==> flow/design.v (excerpt) <==
module booth(
    input clk,
    input load,
    input reset,
    input [31:0] M,  
    input [31:0] Q,  
    output reg [63:0] P,  
    output done           
    );
For scale: ~2,100 cells after synthesis, ~130 I/O pins, ~15,000 sq um of cells after synthesis.
clock: 10.0 ns
lec_check: 0
cap_margin: 20
core_aspect_ratio: 0.5
core_margin: 2
core_utilization: 42
cts_cluster_diameter: 183
cts_cluster_size: 98
slew_margin: 20
run.sh (not shown) runs the stock make flow with config.mk's settings and CLKGATE_MAP_FILE=.
The baseline passed the timing, DRC and antenna checks.
Next try:
- ABC_AREA: not set -> 1
- CORE_ASPECT_RATIO: 0.5 -> not set
- CORE_UTILIZATION: 42 -> 61
- CTS_CLUSTER_DIAMETER: 183 -> not set
- clock period: 10.0 -> 4.39 ns (I/O delays scaled with it)
What happened: The new run ran to the end with no violations. Design area came out higher by 27%. Clock-buffer cell count is unchanged. Non-clock buffer count grows by 9. Global-route usage goes up by 19 points. Cell count came out higher by 64%.
Next try:
- ABC_AREA: 1 -> not set
- CORE_ASPECT_RATIO: not set -> 1.68
- CORE_UTILIZATION: 61 -> 40
- CTS_CLUSTER_DIAMETER: not set -> 392
- clock period: 4.39 -> 10.0 ns (I/O delays scaled with it)
After rerunning: The new run finished with timing, DRC and antenna clean; non-clock buffer count is lower by 10; register-to-register slack gets better by 3400 ps; die area went up by about a fifth.
Next try:
- CAP_MARGIN: 20 -> 15
- CELL_PAD_IN_SITES_GLOBAL_PLACEMENT: not set -> 3
- CORE_ASPECT_RATIO: 1.68 -> 0.7
- CORE_MARGIN: 2 -> 9
- CTS_CLUSTER_DIAMETER: 392 -> 136
- CTS_CLUSTER_SIZE: 98 -> 77
- GPL_ROUTABILITY_DRIVEN: not set -> 0
- HOLD_SLACK_MARGIN: not set -> -0.01
- MAX_ROUTING_LAYER: not set -> met4
- MIN_ROUTING_LAYER: not set -> met2
- PLACE_DENSITY_LB_ADDON: not set -> 0.08
- SETUP_SLACK_MARGIN: not set -> 0.11
After rerunning: Now the flow failed in global routing; synthesized cell count does not change; synthesized area is unchanged; die area climbs by about a fifth.


## willow
The RTL this note starts from:
==> flow/design.v <==
`timescale 1ns / 1ps
module booth(
    input clk,
    input load,
    input reset,
    input [31:0] M,  
    input [31:0] Q,  
    output reg [63:0] P,  
    output done           
    );
    reg signed [63:0] A;                
    reg signed [31:0] Q_temp;            
    reg signed [31:0] M_temp;            
    reg [4:0] Count;                       
    reg Q_minus_one;                     
    always @(posedge clk)
    begin
        if (reset == 1) 
        begin
            A = 64'b0;
            Q_minus_one = 0;
            P = 64'b0;
            Q_temp = 32'b0;
            M_temp = 32'b0;
            Count = 5'd16;
        end
        else if (load == 1)
        begin
            Q_temp = Q;
            M_temp = M;
            A = 64'b0;    
            Q_minus_one = 0;  
            Count = 5'd16;    
        end
        else if (Count > 5'd0)
        begin
            case ({Q_temp[1:0], Q_minus_one})
                3'b000, 3'b111:   
                    begin
                    end
                3'b001, 3'b010:   
                    begin
                        A = A + {{32{M_temp[31]}}, M_temp};
                    end
                3'b011:   
                    begin
                        A = A + ({{32{M_temp[31]}}, M_temp} << 1); 
                    end
                3'b100:   
                    begin
                        A = A - ({{32{M_temp[31]}}, M_temp} << 1); 
                    end
                3'b101, 3'b110:   
                    begin
                        A = A - {{32{M_temp[31]}}, M_temp}; 
                    end
            endcase
            Q_minus_one = Q_temp[1];
            Q_temp = {A[1:0], Q_temp[31:2]};   
            A = {A[63], A[63:2]};   
            Count = Count - 1'b1;
        end
        else
        begin
            Count = 5'b0;
        end
        P = {A[31:0], Q_temp};
    end
    assign done = (Count == 5'd0);
endmodule
clock: 5.49 ns
lec_check: 0
cap_margin: 0
core_margin: 2
core_utilization: 70
cts_cluster_size: 89
hold_slack_margin: -0.09
setup_slack_margin: 0.9
slew_margin: 20
willow did not run to completion, as it errored out during 5_1_grt.
Relative to willow, the following input files were edited for ember:
# willow
export LEC_CHECK = 0
export CAP_MARGIN = 0
export CORE_MARGIN = 2
export CORE_UTILIZATION = 70
export CTS_CLUSTER_SIZE = 89
export HOLD_SLACK_MARGIN = -0.09
export SETUP_SLACK_MARGIN = 0.9
export SLEW_MARGIN = 20
create_clock -name core_clock -period 5.49 [get_ports {clk}]
# ember
export LEC_CHECK = 0
export CAP_MARGIN = 20
export CORE_MARGIN = 2
export CORE_UTILIZATION = 14
export SLEW_MARGIN = 20
create_clock -name core_clock -period 10.0 [get_ports {clk}]
==> results <==
ember | stages: all done | timing, DRC, antenna: all pass
The die width in ember sits 120% above the value recorded for willow.
The HPWL reported at the end of detailed placement of ember was inferior to that of willow.
On post-synthesis share of cell area spent on and-or and or-and gates, willow tracks ember almost exactly.
ember gives more setup slack at placement than willow did.
Die size ends up lower on willow.
Changes observed in ember relative to willow: number of buffers added for setup after CTS moved down; number of cells upsized or downsized after cts saw a decrease.
> inputs changed (ember -> harbor)
# ember
export LEC_CHECK = 0
export CAP_MARGIN = 20
export CORE_MARGIN = 2
export CORE_UTILIZATION = 14
export SLEW_MARGIN = 20
create_clock -name core_clock -period 10.0 [get_ports {clk}]
# harbor
export LEC_CHECK = 0
export CAP_MARGIN = 20
export CORE_MARGIN = 2
export CORE_UTILIZATION = 40
export CTS_CLUSTER_DIAMETER = 376
export CTS_CLUSTER_SIZE = 98
export PLACE_DENSITY = 0.95
export SLEW_MARGIN = 20
create_clock -name core_clock -period 10.0 [get_ports {clk}]
Findings:
Compared with ember, wire length in harbor decreased by more than 10%.
Delta (harbor minus ember): cell internal power dissipation now smaller; setup slack grew by 0.0065 ns; global-route met1 utilization +19 points; number of buffers on the longest clock path ~0 delta; combinational power now sits lower.
Higher cell area after layout was reported by ember, not harbor.
harbor did not stop at any stage, and its layout met the timing, DRC and antenna checks.
Power and IR drop assume default switching activity.
